==> inputs of onyx <==
// maxfinder
module maxfinder(clk, rst, start, x1, x2, x3, x4, eps, done, result);
clock: 6.22 ns
lec_check: 0
cap_margin: 20
core_aspect_ratio: 0.88
core_margin: 2
core_utilization: 72
cts_cluster_diameter: 370
cts_cluster_size: 46
place_density_lb_addon: 0.0
setup_slack_margin: 1.83
slew_margin: 20
run.sh (not shown) runs the stock make flow with config.mk's settings and CLKGATE_MAP_FILE=.
==> zinc (differences from onyx) <==
Settings changed: ABC_AREA set to 1, CORE_ASPECT_RATIO 0.88 to unset, CTS_CLUSTER_DIAMETER 370 to 221, CTS_CLUSTER_SIZE 46 to unset, PLACE_DENSITY_LB_ADDON 0.0 to unset, SETUP_SLACK_MARGIN 1.83 to unset.
==> flow/constraint.sdc (replaced) <==
create_clock -name core_clock -period 3.73 [get_ports {clk}]
set_input_delay 0.7460 -clock core_clock [delete_from_list [all_inputs] [get_ports {clk}]]
set_output_delay 0.7460 -clock core_clock [all_outputs]
set_load 0.01 [all_outputs]
==> qor summary <==
metric                                                                                 zinc                   onyx
Total setup buffers inserted after CTS                                                   22                     49
Number of instances in the synthesized netlist                                         1543                   1384
Multiplexer share of the synthesized area                                           0.0796%                 0.689%
Share of the synthesized netlist area taken by xor and xnor gates                     4.81%                  5.24%
Run status                                                                   did not finish         finished clean
Stage where the flow stopped                                       global routing (5_1_grt)                      -
Sequential-to-total area share from yosys stat                                        18.5%                  18.5%
Number of placement rows                                                                 48                     45
Core outline area                                                                0.0172 mm2             0.0172 mm2
Dominant cell by count in the synthesized netlist                    sky130_fd_sc_hd__inv_1  sky130_fd_sc_hd__ha_1
Fa+ha+maj area frac                                                                   41.4%                  41.9%
Dpl hpwl                                                                           28300 um               23200 um
Die height                                                                           136 um                 128 um
Chip area from the yosys synthesis statistics                                    0.0126 mm2             0.0125 mm2
Synth unique cells                                                                       52                     69
AND-OR/OR-AND Cells, Area Fraction                                                    8.23%                  10.4%
Total cells reported by yosys after synthesis                                          1543                   1384
Total placed cells including tap cells                                                 1968                   1620
Post-Place Setup Slack                                                             -1.54 ns               0.180 ns
Placed inst area                                                                 0.0151 mm2             0.0135 mm2
Overall die area                                                                 0.0185 mm2             0.0185 mm2
Basic Gates by Area                                                                   14.2%                  14.6%
Post-synthesis average cell area                                                   8.15 um2               9.05 um2
Post-synthesis cell area                                                         0.0126 mm2             0.0125 mm2
Die width                                                                            136 um                 145 um
Final weighted congestion of routability-driven global placement                      0.955                  0.897

* * *

==> trial 26 <==
maxfinder again, from the RTL that the note above started with.
export LEC_CHECK = 0
export ABC_AREA = 1
export CAP_MARGIN = 20
export CORE_MARGIN = 2
export CORE_UTILIZATION = 72
export CTS_CLUSTER_DIAMETER = 258
export CTS_CLUSTER_SIZE = 74
export PLACE_DENSITY = 0.38
export SETUP_SLACK_MARGIN = 1.51
export SLEW_MARGIN = 20
create_clock -name core_clock -period 5.18 [get_ports {clk}]
==> inputs of build 41, as changes to trial 26 <==
Settings changed: CTS_CLUSTER_DIAMETER 258 to unset, CTS_CLUSTER_SIZE 74 to unset, PLACE_DENSITY 0.38 to unset, PLACE_DENSITY_LB_ADDON set to 0.19, SETUP_SLACK_MARGIN 1.51 to unset.
==> flow/constraint.sdc (replaced) <==
create_clock -name core_clock -period 6.06 [get_ports {clk}]
set_input_delay 1.2120 -clock core_clock [delete_from_list [all_inputs] [get_ports {clk}]]
set_output_delay 1.2120 -clock core_clock [all_outputs]
set_load 0.01 [all_outputs]
==> impl_metrics.env <==
# implementation run metrics
export IMPL_status="finished clean"
export IMPL_dp_hpwl_um=22900
export IMPL_place_gp_congestion=0.970
export IMPL_power_density_nw_per_um2=352
export IMPL_stdcell_area_sq_um=13700
export IMPL_syn_to_final_growth_pct=9.03
export IMPL_maxSlewHeadroom=0.418
export IMPL_met2_length_um=14800
export IMPL_via_per_inst=5.37
export IMPL_totalPowerFinal_mw=4.83
export IMPL_comb_area_frac=0.632
export IMPL_power_leakage_nw=7.64
export IMPL_grt_use_total=0.337
export IMPL_path_depth=21
export IMPL_vias=9677
export IMPL_holdPathEnd="datapath.my_ix3.reg0.out$_SDFFE_PP0N_"
export IMPL_path_max_fanout=11
(the above is from build 41)
==> impl_metrics.env <==
# implementation run metrics
export IMPL_totalPowerFinal_mw=7.61
export IMPL_power_leakage_nw=8.05
export IMPL_maxSlewHeadroom=0.129
export IMPL_status="complete, but fails checks"
export IMPL_via_per_inst=6.19
export IMPL_path_max_fanout=8
export IMPL_syn_to_final_growth_pct=27.5
export IMPL_setup_viol=11
export IMPL_dp_hpwl_um=24100
export IMPL_worst_slack_ns=-0.236
export IMPL_power_density_nw_per_um2=475
export IMPL_so_violations="negative setup slack"
(the above is from trial 26)
